==> inputs of 11-28 <==
==> flow/design.v (excerpt) <==
module tt_um_control_top #(
  parameter ADDRW = 24,
  parameter OPCODEW = 2,
  parameter REQ_QDEPTH = 4,
  parameter COMP_QDEPTH = 4
  ) (
    input  wire       ena,       
    input  wire       clk,       
    input  wire       rst_n,     
    input  wire [7:0] ui_in, 
    output wire [7:0] uo_out, 
    input  wire [7:0] uio_in,     
    output wire [7:0] uio_out, 
    output wire [7:0] uio_oe      
);
Settings: LEC_CHECK=0, ABC_AREA=1, CAP_MARGIN=20, CELL_PAD_IN_SITES_DETAIL_PLACEMENT=1, CELL_PAD_IN_SITES_GLOBAL_PLACEMENT=0, CORE_MARGIN=9, CORE_UTILIZATION=47, GPL_ROUTABILITY_DRIVEN=0, MIN_ROUTING_LAYER=met2, PLACE_DENSITY_LB_ADDON=0.28, SETUP_SLACK_MARGIN=0.88, SLEW_MARGIN=35; clock period 7.96 ns.
run.sh (not shown) runs the stock make flow with config.mk's settings and CLKGATE_MAP_FILE=.
==> 01-04: changes against 11-28 <==
==> flow/config.mk (replaced) <==
export PLATFORM = sky130hd
export DESIGN_NAME = tt_um_control_top
export DESIGN_NICKNAME = tt_um_control_top
export VERILOG_FILES = /design/flow/design.v
export SDC_FILE = /design/flow/constraint.sdc
export NUM_CORES = 4
export LEC_CHECK = 0
export ABC_AREA = 1
export CAP_MARGIN = 20
export CORE_MARGIN = 2
export CORE_UTILIZATION = 72
export CTS_CLUSTER_DIAMETER = 397
export CTS_CLUSTER_SIZE = 10
export SETUP_SLACK_MARGIN = 0.96
export SLEW_MARGIN = 20
==> flow/constraint.sdc (replaced) <==
create_clock -name core_clock -period 3.27 [get_ports {clk}]
set_input_delay 0.6540 -clock core_clock [delete_from_list [all_inputs] [get_ports {clk}]]
set_output_delay 0.6540 -clock core_clock [all_outputs]
set_load 0.01 [all_outputs]
==> 09-19: changes against 11-28 <==
==> flow/config.mk (replaced) <==
export PLATFORM = sky130hd
export DESIGN_NAME = tt_um_control_top
export DESIGN_NICKNAME = tt_um_control_top
export VERILOG_FILES = /design/flow/design.v
export SDC_FILE = /design/flow/constraint.sdc
export NUM_CORES = 4
export LEC_CHECK = 0
export CAP_MARGIN = 20
export CORE_MARGIN = 2
export CORE_UTILIZATION = 56
export SLEW_MARGIN = 20
==> flow/constraint.sdc (replaced) <==
create_clock -name core_clock -period 3.31 [get_ports {clk}]
set_input_delay 0.6620 -clock core_clock [delete_from_list [all_inputs] [get_ports {clk}]]
set_output_delay 0.6620 -clock core_clock [all_outputs]
set_load 0.01 [all_outputs]
==> 02-17: changes against 11-28 <==
==> flow/config.mk (replaced) <==
export PLATFORM = sky130hd
export DESIGN_NAME = tt_um_control_top
export DESIGN_NICKNAME = tt_um_control_top
export VERILOG_FILES = /design/flow/design.v
export SDC_FILE = /design/flow/constraint.sdc
export NUM_CORES = 4
export LEC_CHECK = 0
export CAP_MARGIN = 20
export CORE_MARGIN = 2
export CORE_UTILIZATION = 40
export SLEW_MARGIN = 20
==> flow/constraint.sdc (replaced) <==
create_clock -name core_clock -period 5.86 [get_ports {clk}]
set_input_delay 1.1720 -clock core_clock [delete_from_list [all_inputs] [get_ports {clk}]]
set_output_delay 1.1720 -clock core_clock [all_outputs]
set_load 0.01 [all_outputs]
==> results <==
- The lowest worst setup slack belongs to 09-19, the highest to 11-28.
- Against 01-04, the synthesized cell count of 09-19 is smaller by about 36%.
- 09-19 finished with negative setup slack left. 01-04 ran to the end with no violations. 11-28 passed the timing, design-rule and antenna checks. 02-17 completed without violations.
- Hold slack: 01-04 < 11-28 < 02-17 < 09-19.
- Die size: 01-04 < 09-19 < 11-28 < 02-17.
- Cell count: 11-28 is larger than 02-17 (about 34%).
- Routed wire length: 02-17 < 09-19 < 01-04 < 11-28.
- In sequential cell count, 02-17 and 11-28 do not differ.
- Synthesized area: 11-28 is larger than 02-17 (about 4.6%).
- Between 11-28 and 09-19, the lower via count is in 09-19 (gap 89%, measured against 09-19).
==> figures <==
item	01-04	09-19	02-17	11-28
Outcome	timing/DRC/antenna clean	complete, but fails checks	timing/DRC/antenna clean	timing/DRC/antenna clean
Reasons for failing layout checks	-	negative setup slack	-	-
Area inside the core boundary	0.05141 mm^2	0.06320 mm^2	0.08865 mm^2	0.07900 mm^2
Avg Synthesized Cell Area	8.668 um^2	12.88 um^2	12.88 um^2	8.668 um^2
Utilization after layout	81.31%	63.54%	44.92%	52.64%
Total number of tap cells	680	846	1165	1050
Share of synthesized area spent on multiplexers	0%	15.68%	15.68%	0%
Die boundary width	232.2 um	257.0 um	303.4 um	300.5 um
Total power draw	32.29 mW	27.94 mW	15.33 mW	14.00 mW
Wire length of the first global-routing pass	161000 um	141400 um	137400 um	198500 um
Post-CTS sizing	137	69	0	0
Slowest cell on the critical path	sky130_fd_sc_hd__dfrtp_1	sky130_fd_sc_hd__dfrtp_2	sky130_fd_sc_hd__ha_1	sky130_fd_sc_hd__clkinv_1
GRT Util Overall	38.56%	27.87%	19.24%	41.48%
Pre-CTS setup slack	0.3303 ns	0.05665 ns	1.632 ns	2.902 ns
Total cell area reported by yosys after synthesis	0.03750 mm^2	0.03585 mm^2	0.03585 mm^2	0.03750 mm^2
Clock latency (worst-skew pair)	0.66 ns	0.64 ns	0.65 ns	0.70 ns
Inverters excl. clock	439	39	39	438
Internal power contribution	21.11 mW	18.99 mW	10.40 mW	8.689 mW
Switch Pwr	11.18 mW	8.945 mW	4.931 mW	5.309 mW
Worst Hold Margin	0.08865 ns	0.3581 ns	0.3552 ns	0.3505 ns

* * *

==> inputs of run B <==
tt_um_control_top again, from the RTL that the note above started with.
Settings: LEC_CHECK=0, ABC_AREA=1, CAP_MARGIN=20, CORE_MARGIN=2, CORE_UTILIZATION=71, PLACE_DENSITY=0.37, SETUP_SLACK_MARGIN=1.96, SLEW_MARGIN=20, TNS_END_PERCENT=15; clock period 10.2 ns.
==> inputs of run G, as changes to run B <==
--- a/flow/config.mk
+++ b/flow/config.mk
@@ -7,9 +7,11 @@
 export LEC_CHECK = 0
 export ABC_AREA = 1
 export CAP_MARGIN = 20
+export CORE_ASPECT_RATIO = 0.51
 export CORE_MARGIN = 2
 export CORE_UTILIZATION = 71
-export PLACE_DENSITY = 0.37
-export SETUP_SLACK_MARGIN = 1.96
+export CTS_CLUSTER_DIAMETER = 236
+export HOLD_SLACK_MARGIN = -0.08
+export PLACE_DENSITY_LB_ADDON = 0.3
+export SETUP_SLACK_MARGIN = 0.18
 export SLEW_MARGIN = 20
-export TNS_END_PERCENT = 15
==> flow/constraint.sdc (replaced) <==
create_clock -name core_clock -period 5.75 [get_ports {clk}]
set_input_delay 1.1500 -clock core_clock [delete_from_list [all_inputs] [get_ports {clk}]]
set_output_delay 1.1500 -clock core_clock [all_outputs]
set_load 0.01 [all_outputs]
==> inputs of run F, as changes to run B <==
--- a/flow/config.mk
+++ b/flow/config.mk
@@ -8,8 +8,9 @@
 export ABC_AREA = 1
 export CAP_MARGIN = 20
 export CORE_MARGIN = 2
-export CORE_UTILIZATION = 71
-export PLACE_DENSITY = 0.37
-export SETUP_SLACK_MARGIN = 1.96
+export CORE_UTILIZATION = 72
+export CTS_CLUSTER_DIAMETER = 396
+export CTS_CLUSTER_SIZE = 14
+export PLACE_DENSITY_LB_ADDON = 0.04
+export SETUP_SLACK_MARGIN = 0.9
 export SLEW_MARGIN = 20
-export TNS_END_PERCENT = 15
==> flow/constraint.sdc (replaced) <==
create_clock -name core_clock -period 3.33 [get_ports {clk}]
set_input_delay 0.6660 -clock core_clock [delete_from_list [all_inputs] [get_ports {clk}]]
set_output_delay 0.6660 -clock core_clock [all_outputs]
set_load 0.01 [all_outputs]
==> comparison <==
Final area: run G < run B < run F. In synthesized area, run G and run F do not differ. Wire length, highest first: run G, run B, run F. Of run G and run B, run G has the higher critical path depth (gap 1). The lowest hold slack belongs to run F, the highest to run G. Cell count is about the same in run B and run G.

* * *

==> v7: inputs <==
Starting RTL as in the previous note.
make LEC_CHECK=0 ABC_AREA=1 CAP_MARGIN=20 CORE_MARGIN=2 CORE_UTILIZATION=72 CTS_CLUSTER_DIAMETER=203 PLACE_DENSITY_LB_ADDON=0.02 SETUP_SLACK_MARGIN=-0.46 SLEW_MARGIN=20 finish   # period 4.72 ns
==> v18 (differences from v7) <==
CTS_CLUSTER_DIAMETER = 225   (was 203)
CTS_CLUSTER_SIZE = 10   (was default)
PLACE_DENSITY_LB_ADDON = default   (was 0.02)
SETUP_SLACK_MARGIN = 0.48   (was -0.46)
==> flow/constraint.sdc (replaced) <==
create_clock -name core_clock -period 3.31 [get_ports {clk}]
set_input_delay 0.6620 -clock core_clock [delete_from_list [all_inputs] [get_ports {clk}]]
set_output_delay 0.6620 -clock core_clock [all_outputs]
set_load 0.01 [all_outputs]
==> qor summary <==
Status: v7 timing/DRC/antenna clean; v18 timing/DRC/antenna clean
Inverters, non-clock: v7 438; v18 439
Count of filler cells inserted in the layout: v7 3,418; v18 3,451
Final setup margin: v7 328.4 ps; v18 366.1 ps
Critical path arrival: v7 3450 ps; v18 2280 ps
Met1 layer usage reported by global route: v7 0.5015; v18 0.5172
Crit path launch: v7 bus_arbiter_inst.counter[0]; v18 bus_arbiter_inst.curr_mode[0]
Non-filler cells, final: v7 4,925; v18 4,985
Buffer share of cell area: v7 0.02028; v18 0.03400
Switching Share: v7 0.3449; v18 0.3453
Worst Hold Class: v7 primary input to asynchronous set/reset pin; v18 register to register
Transition time at the pin with the least slew margin: v7 1113 ps; v18 1001 ps
Number of buffers added to fix hold violations after cts: v7 0; v18 1
RSZ-0062 raised after global routing: v7 no; v18 yes
Internal power: v7 0.01412 W; v18 0.02073 W

* * *

==> v15 <==
tt_um_control_top again, from the RTL that the note above started with.
## tt_um_control_top
module tt_um_control_top #(
  parameter ADDRW = 24,
  parameter OPCODEW = 2,
  parameter REQ_QDEPTH = 4,
  parameter COMP_QDEPTH = 4
  ) (
    input  wire       ena,       
    input  wire       clk,       
    input  wire       rst_n,     
    input  wire [7:0] ui_in, 
    output wire [7:0] uo_out, 
    input  wire [7:0] uio_in,     
    output wire [7:0] uio_out, 
    output wire [7:0] uio_oe      
);
==> flow/config.mk <==
export PLATFORM = sky130hd
export DESIGN_NAME = tt_um_control_top
export DESIGN_NICKNAME = tt_um_control_top
export VERILOG_FILES = /design/flow/design.v
export SDC_FILE = /design/flow/constraint.sdc
export NUM_CORES = 4
export LEC_CHECK = 0
export ABC_AREA = 1
export CAP_MARGIN = 0
export CORE_ASPECT_RATIO = 0.51
export CORE_MARGIN = 2
export CORE_UTILIZATION = 71
export CTS_CLUSTER_DIAMETER = 236
export HOLD_SLACK_MARGIN = -0.08
export PLACE_DENSITY_LB_ADDON = 0.06
export SETUP_SLACK_MARGIN = 0.18
export SLEW_MARGIN = 20
==> flow/constraint.sdc <==
create_clock -name core_clock -period 4.7 [get_ports {clk}]
set_input_delay 0.9400 -clock core_clock [delete_from_list [all_inputs] [get_ports {clk}]]
set_output_delay 0.9400 -clock core_clock [all_outputs]
set_load 0.01 [all_outputs]
==> v39 (differences from v15) <==
==> flow/config.mk (replaced) <==
export PLATFORM = sky130hd
export DESIGN_NAME = tt_um_control_top
export DESIGN_NICKNAME = tt_um_control_top
export VERILOG_FILES = /design/flow/design.v
export SDC_FILE = /design/flow/constraint.sdc
export NUM_CORES = 4
export LEC_CHECK = 0
export CAP_MARGIN = 20
export CORE_MARGIN = 2
export CORE_UTILIZATION = 70
export CTS_CLUSTER_DIAMETER = 54
export CTS_CLUSTER_SIZE = 49
export SETUP_SLACK_MARGIN = 0.9
export SLEW_MARGIN = 20
==> flow/constraint.sdc (replaced) <==
create_clock -name core_clock -period 3.33 [get_ports {clk}]
set_input_delay 0.6660 -clock core_clock [delete_from_list [all_inputs] [get_ports {clk}]]
set_output_delay 0.6660 -clock core_clock [all_outputs]
set_load 0.01 [all_outputs]
==> v12 (differences from v15) <==
==> flow/config.mk (replaced) <==
export PLATFORM = sky130hd
export DESIGN_NAME = tt_um_control_top
export DESIGN_NICKNAME = tt_um_control_top
export VERILOG_FILES = /design/flow/design.v
export SDC_FILE = /design/flow/constraint.sdc
export NUM_CORES = 4
export LEC_CHECK = 0
export CAP_MARGIN = 20
export CORE_MARGIN = 2
export CORE_UTILIZATION = 37
export SLEW_MARGIN = 20
==> flow/constraint.sdc (replaced) <==
create_clock -name core_clock -period 5.86 [get_ports {clk}]
set_input_delay 1.1720 -clock core_clock [delete_from_list [all_inputs] [get_ports {clk}]]
set_output_delay 1.1720 -clock core_clock [all_outputs]
set_load 0.01 [all_outputs]
==> reports/metrics.cfg <==
[layout]
area_delta_synth_final_pct=7.09

[placement]
place_congestion=0.968
place_inst=4823

[run_status]
outcome=timing/DRC/antenna clean

[timing]
skew_ns=0.0226
relSlewSlack_pct=25.7
timing.hold.ws_ns=0.191

[synthesis]
ys_sh_simple_pct=16.4
top_area_share_pct=50.1

[pwr]
p_leak_nw=19.3

[route]
met3_length_um=16200

[critical_path]
reg2reg_to=serializer_inst.PISOreg[5]
crit_cells=10

the above is filed under v15

==> reports/metrics.cfg <==
[run_status]
outcome=timing/DRC/antenna clean

[placement]
place_congestion=0.937
place_inst=3337

[layout]
area_delta_synth_final_pct=10.4

[pwr]
p_leak_nw=18.6

[critical_path]
reg2reg_to=req_queue_inst.aesQueue[1][16]

[timing]
timing.hold.ws_ns=0.000651
skew_ns=0.0407

[route]
met3_length_um=6440

[synthesis]
ys_sh_simple_pct=5.76
top_area_share_pct=52.3

the above is filed under v39

==> reports/metrics.cfg <==
[run_status]
outcome=timing/DRC/antenna clean

[timing]
timing.hold.ws_ns=0.345
skew_ns=0.0214
relSlewSlack_pct=26.4

[placement]
placed_cell_area_sq_um=37100
place_inst=3916
place_congestion=0.856

[pwr]
p_leak_nw=18.6

[layout]
area_delta_synth_final_pct=12.1

[grt]
grt_use_total_pct=18.0

[route]
met3_length_um=4510

[critical_path]
reg2reg_to=aes_fsm_inst.r_req_data[4]
crit_cells=8

the above is filed under v12


* * *

==> inputs of run a <==
tt_um_control_top again, from the RTL that the note above started with.
==> flow/config.mk <==
export PLATFORM = sky130hd
export DESIGN_NAME = tt_um_control_top
export DESIGN_NICKNAME = tt_um_control_top
export VERILOG_FILES = /design/flow/design.v
export SDC_FILE = /design/flow/constraint.sdc
export NUM_CORES = 4
export LEC_CHECK = 0
export ABC_AREA = 1
export CAP_MARGIN = 25
export CORE_ASPECT_RATIO = 0.64
export CORE_MARGIN = 5
export CORE_UTILIZATION = 40
export PLACE_DENSITY = 0.65
export SLEW_MARGIN = 20
==> flow/constraint.sdc <==
create_clock -name core_clock -period 10.0 [get_ports {clk}]
set_input_delay 2.0000 -clock core_clock [delete_from_list [all_inputs] [get_ports {clk}]]
set_output_delay 2.0000 -clock core_clock [all_outputs]
set_load 0.01 [all_outputs]
==> inputs of run b, as changes to run a <==
==> flow/config.mk (replaced) <==
export PLATFORM = sky130hd
export DESIGN_NAME = tt_um_control_top
export DESIGN_NICKNAME = tt_um_control_top
export VERILOG_FILES = /design/flow/design.v
export SDC_FILE = /design/flow/constraint.sdc
export NUM_CORES = 4
export LEC_CHECK = 0
export CAP_MARGIN = 20
export CORE_MARGIN = 2
export CORE_UTILIZATION = 65
export SLEW_MARGIN = 20
==> flow/constraint.sdc (replaced) <==
create_clock -name core_clock -period 4.49 [get_ports {clk}]
set_input_delay 0.8980 -clock core_clock [delete_from_list [all_inputs] [get_ports {clk}]]
set_output_delay 0.8980 -clock core_clock [all_outputs]
set_load 0.01 [all_outputs]
==> inputs of run c, as changes to run a <==
--- a/flow/config.mk
+++ b/flow/config.mk
@@ -6,9 +6,11 @@
 export NUM_CORES = 4
 export LEC_CHECK = 0
-export ABC_AREA = 1
+export ABC_AREA = 0
 export CAP_MARGIN = 25
-export CORE_ASPECT_RATIO = 0.64
+export CORE_ASPECT_RATIO = 0.52
 export CORE_MARGIN = 5
 export CORE_UTILIZATION = 40
+export CTS_CLUSTER_SIZE = 95
 export PLACE_DENSITY = 0.65
+export SETUP_SLACK_MARGIN = 0.3
 export SLEW_MARGIN = 20
==> flow/constraint.sdc (replaced) <==
create_clock -name core_clock -period 5.14 [get_ports {clk}]
set_input_delay 1.0280 -clock core_clock [delete_from_list [all_inputs] [get_ports {clk}]]
set_output_delay 1.0280 -clock core_clock [all_outputs]
set_load 0.01 [all_outputs]
==> comparison table <==
quantity                                                                                          run a                           run c                           run b
Routed met1 length                                                                             51100 um                        44100 um                        37000 um
Result of the run                                                              timing/DRC/antenna clean        timing/DRC/antenna clean        timing/DRC/antenna clean
Ao+oa area frac                                                                                   0.155                           0.122                           0.122
Clock share of power                                                                              0.303                           0.325                           0.347
Area share of buffers outside the clock network                                                  0.0208                          0.0216                          0.0224
Number of cells after detailed placement                                                           5326                            3864                            3350
PD cells                                                                                    250 mW/mm^2                     427 mW/mm^2                     509 mW/mm^2
Slew at the pin closest to its max-slew limit                                                   1090 ps                          933 ps                         1150 ps
Synthesized area                                                                            0.0375 mm^2                     0.0359 mm^2                     0.0359 mm^2
Final Core Density                                                                                0.446                           0.443                           0.718
Average wire per cell in the routed design                                                      19.4 um                         23.4 um                         25.4 um
Sw frac                                                                                           0.354                           0.334                           0.322
Highest cell delay on the worst timing path                                                      650 ps                          680 ps                          620 ps
Vias in the first global route                                                                    27600                           23900                           23400
Setup clock skew after layout                                                                   21.6 ps                         33.1 ps                         24.7 ps
Library cell contributing the largest single delay on the critical path           sky130_fd_sc_hd__ha_1          sky130_fd_sc_hd__or2_1       sky130_fd_sc_hd__a222oi_1
Launch point of the critical path                                         bus_arbiter_inst.curr_mode[1]           sha_fsm_inst.state[5]           aes_fsm_inst.state[1]
Tap Cells                                                                                          1228                            1215                             704
Routed wire length on met3                                                                     12800 um                         8980 um                         6320 um
Worst flop-to-flop path endpoint                                         req_queue_inst.aesQueue[2][60]  req_queue_inst.aesQueue[0][60]  req_queue_inst.shaQueue[2][27]
GRT met1 Usage                                                                                    0.342                           0.295                           0.440
No activity file was given, so power comes from the tool's default toggle rates.
